==> inputs of trial 11 <==
==> flow/design.v (excerpt) <==
module LMFE ( clk, reset, Din, in_en, busy, out_valid, Dout, mem_cen, mem_wen, mem_addr, mem_d, mem_q);
input   clk;
input   reset;
input   in_en;
output  busy;
output  out_valid;
input   [7:0]  Din;
output  [7:0]  Dout;
output  mem_cen;
output  mem_wen;
output  [9:0]  mem_addr;
output  [7:0]  mem_d;
input   [7:0]  mem_q;
wire [7:0] med_d_w;
wire med_en_w;
wire med_del_w;
wire newline_w;
control MainCT( .clk(clk), .rst(reset), .data_in(Din), .in_en(in_en), .busy(busy), .med_data(med_d_w), .med_en(med_en_w), .med_del(med_del_w), .cen(mem_cen), .wen(mem_wen), .addr(mem_addr), .memd(mem_d), .memq(mem_q), .out_valid(out_valid), .newline(newline_w));
insert_sort med(.clk(clk), .rst(reset) , .data_valid(med_en_w) , .data_in(med_d_w), .data_out(Dout), .del_valid(med_del_w), .newline(newline_w)); 
endmodule
clock: 2.85 ns
lec_check: 0
cap_margin: 0
cell_pad_in_sites_detail_placement: 1
cell_pad_in_sites_global_placement: 2
core_aspect_ratio: 1.06
core_margin: 2
core_utilization: 20
cts_cluster_diameter: 77
cts_cluster_size: 81
gpl_timing_driven: 0
min_routing_layer: met2
place_density_lb_addon: 0.28
slew_margin: 40
run.sh (not shown) runs the stock make flow with config.mk's settings and CLKGATE_MAP_FILE=.
==> build 18: changes against trial 11 <==
- ABC_AREA: not set -> 1
- CAP_MARGIN: 0 -> 20
- CELL_PAD_IN_SITES_DETAIL_PLACEMENT: 1 -> not set
- CELL_PAD_IN_SITES_GLOBAL_PLACEMENT: 2 -> not set
- CORE_ASPECT_RATIO: 1.06 -> not set
- CORE_UTILIZATION: 20 -> 72
- CTS_CLUSTER_DIAMETER: 77 -> 400
- CTS_CLUSTER_SIZE: 81 -> 96
- GPL_TIMING_DRIVEN: 0 -> not set
- MIN_ROUTING_LAYER: met2 -> not set
- PLACE_DENSITY: not set -> 0.41
- PLACE_DENSITY_LB_ADDON: 0.28 -> not set
- SLEW_MARGIN: 40 -> 20
==> flow/constraint.sdc (replaced) <==
create_clock -name core_clock -period 2.34 [get_ports {clk}]
set_input_delay 0.4680 -clock core_clock [delete_from_list [all_inputs] [get_ports {clk}]]
set_output_delay 0.4680 -clock core_clock [all_outputs]
set_load 0.01 [all_outputs]
==> flow_summary.json <==
{
  "io_buffers": 48,
  "numCtsBuffers": 9,
  "ys_cells": 5077,
  "syn_nets": 5511,
  "synth_top_cell_by_count": "o21ai_0",
  "first-error": "[ERROR DPL-0038] Utilization greater than 100%, impossible to legalize",
  "postCtsSetupRepairBufs": 146,
  "xor_area_share_pct": 0.6990,
  "die_x_um": 232.5,
  "core_um2": 51510,
  "lastStage": "global routing",
  "syn_area_um2": 37590,
  "chipArea_um2": 54050,
  "status": "did not finish",
  "top_area_share_pct": 17.11
}
That was build 18.
==> flow_summary.json <==
{
  "syn_area_um2": 37950,
  "ys_cells": 4313,
  "io_buffers": 47,
  "syn_nets": 4747,
  "numCtsBuffers": 68,
  "so_faults": "setup timing",
  "status": "complete, but fails checks",
  "synth_top_cell_by_count": "ha_1",
  "setup_ws_ps": -477.2,
  "setup_viol": 394
}
That was trial 11.

==> trial 1: inputs <==
Starting RTL as in the previous note.
export LEC_CHECK = 0
export CAP_MARGIN = 20
export CORE_MARGIN = 10
export CORE_UTILIZATION = 40
export CTS_CLUSTER_SIZE = 60
export HOLD_SLACK_MARGIN = -0.06
export MAX_ROUTING_LAYER = met4
export SLEW_MARGIN = 20
export TNS_END_PERCENT = 60
create_clock -name core_clock -period 6.0 [get_ports {clk}]
==> trial 48: changes against trial 1 <==
- ABC_AREA: not set -> 1
- CORE_MARGIN: 10 -> 2
- CORE_UTILIZATION: 40 -> 72
- CTS_CLUSTER_DIAMETER: not set -> 400
- CTS_CLUSTER_SIZE: 60 -> 96
- HOLD_SLACK_MARGIN: -0.06 -> not set
- MAX_ROUTING_LAYER: met4 -> not set
- PLACE_DENSITY: not set -> 0.41
- SETUP_SLACK_MARGIN: not set -> -0.23
- TNS_END_PERCENT: 60 -> not set
==> flow/constraint.sdc (replaced) <==
create_clock -name core_clock -period 2.38 [get_ports {clk}]
set_input_delay 0.4760 -clock core_clock [delete_from_list [all_inputs] [get_ports {clk}]]
set_output_delay 0.4760 -clock core_clock [all_outputs]
set_load 0.01 [all_outputs]
==> trial 49: changes against trial 1 <==
- CORE_MARGIN: 10 -> 2
- CORE_UTILIZATION: 40 -> 16
- CTS_CLUSTER_SIZE: 60 -> not set
- HOLD_SLACK_MARGIN: -0.06 -> not set
- MAX_ROUTING_LAYER: met4 -> not set
- TNS_END_PERCENT: 60 -> not set
==> flow/constraint.sdc (replaced) <==
create_clock -name core_clock -period 4.21 [get_ports {clk}]
set_input_delay 0.8420 -clock core_clock [delete_from_list [all_inputs] [get_ports {clk}]]
set_output_delay 0.8420 -clock core_clock [all_outputs]
set_load 0.01 [all_outputs]
==> trial 9: changes against trial 1 <==
- ABC_AREA: not set -> 1
- CAP_MARGIN: 20 -> 15
- CORE_MARGIN: 10 -> 2
- CORE_UTILIZATION: 40 -> 70
- CTS_CLUSTER_DIAMETER: not set -> 93
- CTS_CLUSTER_SIZE: 60 -> not set
- HOLD_SLACK_MARGIN: -0.06 -> 0.3
- MAX_ROUTING_LAYER: met4 -> not set
- TNS_END_PERCENT: 60 -> not set
==> flow/constraint.sdc (replaced) <==
create_clock -name core_clock -period 3.29 [get_ports {clk}]
set_input_delay 0.6580 -clock core_clock [delete_from_list [all_inputs] [get_ports {clk}]]
set_output_delay 0.6580 -clock core_clock [all_outputs]
set_load 0.01 [all_outputs]
==> impl_metrics.env <==
# source this file to load flow results
export IMPL_status="complete, no violations"
export IMPL_finalSetupViolCount=0
export IMPL_grtUsageMet1_pct=28.5
export IMPL_r2r_start="med.in_r[0]$_DFF_PP0_"
export IMPL_synth_top_cell_area_share_pct=16.9
export IMPL_postSynthSeqShare_pct=32.6
export IMPL_cts_setup_buffers=0
export IMPL_worstPathRequired_ns=6.56
export IMPL_worstPathMaxFanout=36
export IMPL_via_count=32395
export IMPL_die_h_um=328
export IMPL_cpLargestDelayFamily="buffers and inverters"
export IMPL_wl_um=110000
export IMPL_cts_resized=0
export IMPL_clk_transition_reported_paths_ns=0.06
export IMPL_r2r_end="med.list_r[30][5]$_DFFE_PP1P_"
(the above is from trial 1)
==> impl_metrics.env <==
# source this file to load flow results
export IMPL_status="complete, no violations"
export IMPL_via_count=37973
export IMPL_grtUsageMet1_pct=53.9
export IMPL_postSynthSeqShare_pct=32.9
export IMPL_worstPathMaxFanout=10
export IMPL_cts_setup_buffers=0
export IMPL_synth_top_cell_area_share_pct=17.1
export IMPL_worstPathRequired_ns=3.81
export IMPL_r2r_start="MainCT.countwin_col_r[1]$_DFF_PP0_"
export IMPL_r2r_end="MainCT.med_data_r[2]$_DFF_PP0_"
export IMPL_finalSetupViolCount=0
export IMPL_wl_um=116000
export IMPL_die_h_um=236
(the above is from trial 9)
==> impl_metrics.env <==
# source this file to load flow results
export IMPL_r2r_start="MainCT.countwin_col_r[0]$_DFF_PP0_"
export IMPL_setup_ws_ns=0.350
export IMPL_postSynthSeqShare_pct=32.6
export IMPL_synth_top_cell_area_share_pct=16.9
export IMPL_via_count=33256
export IMPL_cts_resized=0
export IMPL_worstPathRequired_ns=4.75
export IMPL_wl_um=112000
export IMPL_finalSetupViolCount=0
export IMPL_clk_transition_reported_paths_ns=0.07
export IMPL_r2r_end="MainCT.med_data_r[6]$_DFF_PP0_"
export IMPL_status="complete, no violations"
export IMPL_cpLargestDelayFamily="AND-OR/OR-AND gates"
export IMPL_grtUsageMet1_pct=11.9
export IMPL_worstPathMaxFanout=23
(the above is from trial 49)
==> impl_metrics.env <==
# yosys + openroad results
export IMPL_cts_setup_buffers=134
export IMPL_synth_area_per_cell_um2=7.40
export IMPL_ff_type="dfrtp_1"
export IMPL_synth_warnings=4
export IMPL_core_area_mm2=0.0515
export IMPL_xor_share_pct=0.699
export IMPL_die_h_um=232
export IMPL_area_leaders="dfrtp_1 17%, dfstp_2 16%, ha_1 14%, o21ai_0 11%, a21oi_1 11%"
export IMPL_clock_path_buffers=3
export IMPL_status="did not finish"
export IMPL_firstError="[ERROR DPL-0038] Utilization greater than 100%, impossible to legalize"
export IMPL_synth_top_cell_area_share_pct=17.1
export IMPL_clock_sinks=483
export IMPL_cts_resized=446
export IMPL_postSynthSeqShare_pct=32.9
export IMPL_lastStage="global routing (5_1_grt)"
export IMPL_ctsHoldBuffers=0
export IMPL_routabilityCongestion=0.982
(the above is from trial 48)
